Design CentralProcessingUnit, start of the top module:
module CentralProcessingUnit (
  input clock,
  input reset,
  input handInterruptSignalIn,
  input [15:0] IF_memory_read,
  output [15:0] IF_address,
  input [15:0] MEM_memory_read,
  output [1:0] MEM_memory_control,
  output [15:0] MEM_memory_address,
  output [15:0] MEM_target_value,
  output [175:0] register_value
);
Size: ~4800 cells after synthesis, roughly 550 flip-flops, ~260 I/O pins.
==> flow/config.mk <==
export PLATFORM = sky130hd
export DESIGN_NAME = CentralProcessingUnit
export DESIGN_NICKNAME = CentralProcessingUnit
export VERILOG_FILES = /design/flow/design.v
export SDC_FILE = /design/flow/constraint.sdc
export NUM_CORES = 4
export LEC_CHECK = 0
export ABC_AREA = 1
export CAP_MARGIN = 5
export CELL_PAD_IN_SITES_DETAIL_PLACEMENT = 2
export CELL_PAD_IN_SITES_GLOBAL_PLACEMENT = 1
export CORE_MARGIN = 10
export CORE_UTILIZATION = 58
export CTS_CLUSTER_DIAMETER = 372
export CTS_CLUSTER_SIZE = 61
export GPL_ROUTABILITY_DRIVEN = 1
export HOLD_SLACK_MARGIN = -0.02
export MIN_ROUTING_LAYER = met1
export PLACE_DENSITY = 0.94
export SLEW_MARGIN = 15
export TNS_END_PERCENT = 10
==> flow/constraint.sdc <==
create_clock -name core_clock -period 11.0 [get_ports {clock}]
set_input_delay 2.2000 -clock core_clock [delete_from_list [all_inputs] [get_ports {clock}]]
set_output_delay 2.2000 -clock core_clock [all_outputs]
set_load 0.01 [all_outputs]
run.sh (not shown) runs the stock make flow with config.mk's settings and CLKGATE_MAP_FILE=.
The baseline did not get past detailed placement (3_5_place_dp) (DPL-0033).
Rerun with:
ABC_AREA = not set   (was 1)
CAP_MARGIN = 20   (was 5)
CELL_PAD_IN_SITES_DETAIL_PLACEMENT = not set   (was 2)
CELL_PAD_IN_SITES_GLOBAL_PLACEMENT = not set   (was 1)
CORE_ASPECT_RATIO = 0.76   (was not set)
CORE_MARGIN = 2   (was 10)
CORE_UTILIZATION = 40   (was 58)
CTS_CLUSTER_DIAMETER = 82   (was 372)
CTS_CLUSTER_SIZE = 21   (was 61)
GPL_ROUTABILITY_DRIVEN = not set   (was 1)
HOLD_SLACK_MARGIN = not set   (was -0.02)
MIN_ROUTING_LAYER = not set   (was met1)
PLACE_DENSITY = 0.6   (was 0.94)
SETUP_SLACK_MARGIN = 3.02   (was not set)
SLEW_MARGIN = 20   (was 15)
TNS_END_PERCENT = 15   (was 10)
Result: The new run finished with timing, DRC and antenna clean. Area after synthesis shrinks by 6.5%. Die size rose by 19%. Synthesized cell count decreases by 27%.


Setup of build 58:
CentralProcessingUnit again, from the RTL that the note above started with.
## CentralProcessingUnit
module CentralProcessingUnit (
  input clock,
  input reset,
  input handInterruptSignalIn,
  input [15:0] IF_memory_read,
  output [15:0] IF_address,
  input [15:0] MEM_memory_read,
  output [1:0] MEM_memory_control,
  output [15:0] MEM_memory_address,
  output [15:0] MEM_target_value,
  output [175:0] register_value
);
make LEC_CHECK=0 CAP_MARGIN=20 CORE_MARGIN=2 CORE_UTILIZATION=40 PLACE_DENSITY=0.6 SLEW_MARGIN=20 finish   # period 10.8 ns
Build 58 was carried through to the last stage, and its layout satisfied the timing, DRC and antenna checks.
For build 25, these inputs were changed with respect to build 58:
- clearing PLACE_DENSITY, which used to be 0.6
- swapping 40 for 72 in CORE_UTILIZATION
- putting CTS_CLUSTER_SIZE at 41 where nothing was set
- putting PLACE_DENSITY_LB_ADDON at 0.22 where nothing was set
- swapping 10.8 for 9.73 in the clock period (ns, I/O delays scaled along)
In build 25 the implementation ran to completion but is not tape-out ready, as the final checks report setup timing.
Build 25 vs build 58 — highest cell delay on the worst timing path rose 150 ps.
Build 25 ended up with a higher quantity of gates resized following cts than build 58 did.
Comparing the two runs side by side, build 25 comes out ahead of build 58 on final standard cell area without fillers.
Per the comparison of build 25 with build 58, synthesized chip area reported by yosys now sits at about the same level; clock network fraction of total power now sits lower; total negative slack for setup checks now sits lower; clock buffer count in the final layout now sits lower.
Build 25 ended up with a higher total wirelength of the detailed-routed design than build 58 did.
Delta (build 25 minus build 58): leakage power total level; post-layout total power moved up; worst setup slack after layout moved down.
Modified inputs, build 20 compared to build 25
- HOLD_SLACK_MARGIN newly set to 0.29
- SETUP_SLACK_MARGIN newly set to -0.36
- CORE_UTILIZATION changed from 72 to 60
- CTS_CLUSTER_SIZE removed (was 41)
- PLACE_DENSITY_LB_ADDON removed (was 0.22)
- the clock period (ns, I/O delays scaled along) changed from 9.73 to 5.99
The flow for build 20 finished, though final verification flagged setup timing.
No crash in build 25: every stage finished, but the layout fails its final checks due to setup timing.
Setup slack for build 20: 1050 ps down relative to build 25
Taking build 20 as 1.0, build 25 lands at 0.946 on routed wire length.
Internal power delta for build 20 relative to build 25: about 80% higher
Between build 20 and build 25, it is build 20 whose combined global-route utilization of all metal layers is lower, by 7.2 points.
Summary of build 20 over build 25: post-layout total power increased by 75% relative to the old numbers, total non-filler cell area in the finished layout increased by 12% relative to the old numbers, area growth from synthesis to layout increased by 14 points relative to the old numbers, worst slew margin relative to its limit increased by 12 points relative to the old numbers, global routing usage on met3 decreased by 8.8 points relative to the old numbers.
What build 81 does differently from build 20 at the input level:
- a change of CORE_UTILIZATION from 60 to 40
- a deleted HOLD_SLACK_MARGIN that had been 0.29
- an added CELL_PAD_IN_SITES_GLOBAL_PLACEMENT of 1
- a deleted SETUP_SLACK_MARGIN that had been -0.36
- a change of CAP_MARGIN from 20 to 5
- a change of the clock period (ns, I/O delays scaled along) from 5.99 to 11.0
[summary]
The flow did not stop early for build 81: all stages ran, and the layout cleared the timing, DRC and antenna checks. met3 wire length shrinks by more than a quarter when moving from build 20 to build 81. Build 81 ends up with lower cell count than build 20 does. Compared with build 20, build 81 shows area added between synthesis and finish lower by 11 points. Diff build 20 -> build 81: final hold slack lost 12 ps; length of the first detailed-routing pass in iterations decreased by 2 relative to the old numbers; non-clock buffer count down about 50%. Global-route wire length before repair: build 81 vs build 20 down 4.0%. Build 81 ends up with a maximum vdd ir drop that is about 70% lower than in build 20. Build 81 vs. build 20: combined global-route utilization of all metal layers moved down, sequential power decreased about 46%, area taken by multi-input logic gates moved down.
Power is estimated from default activity; no workload was simulated.
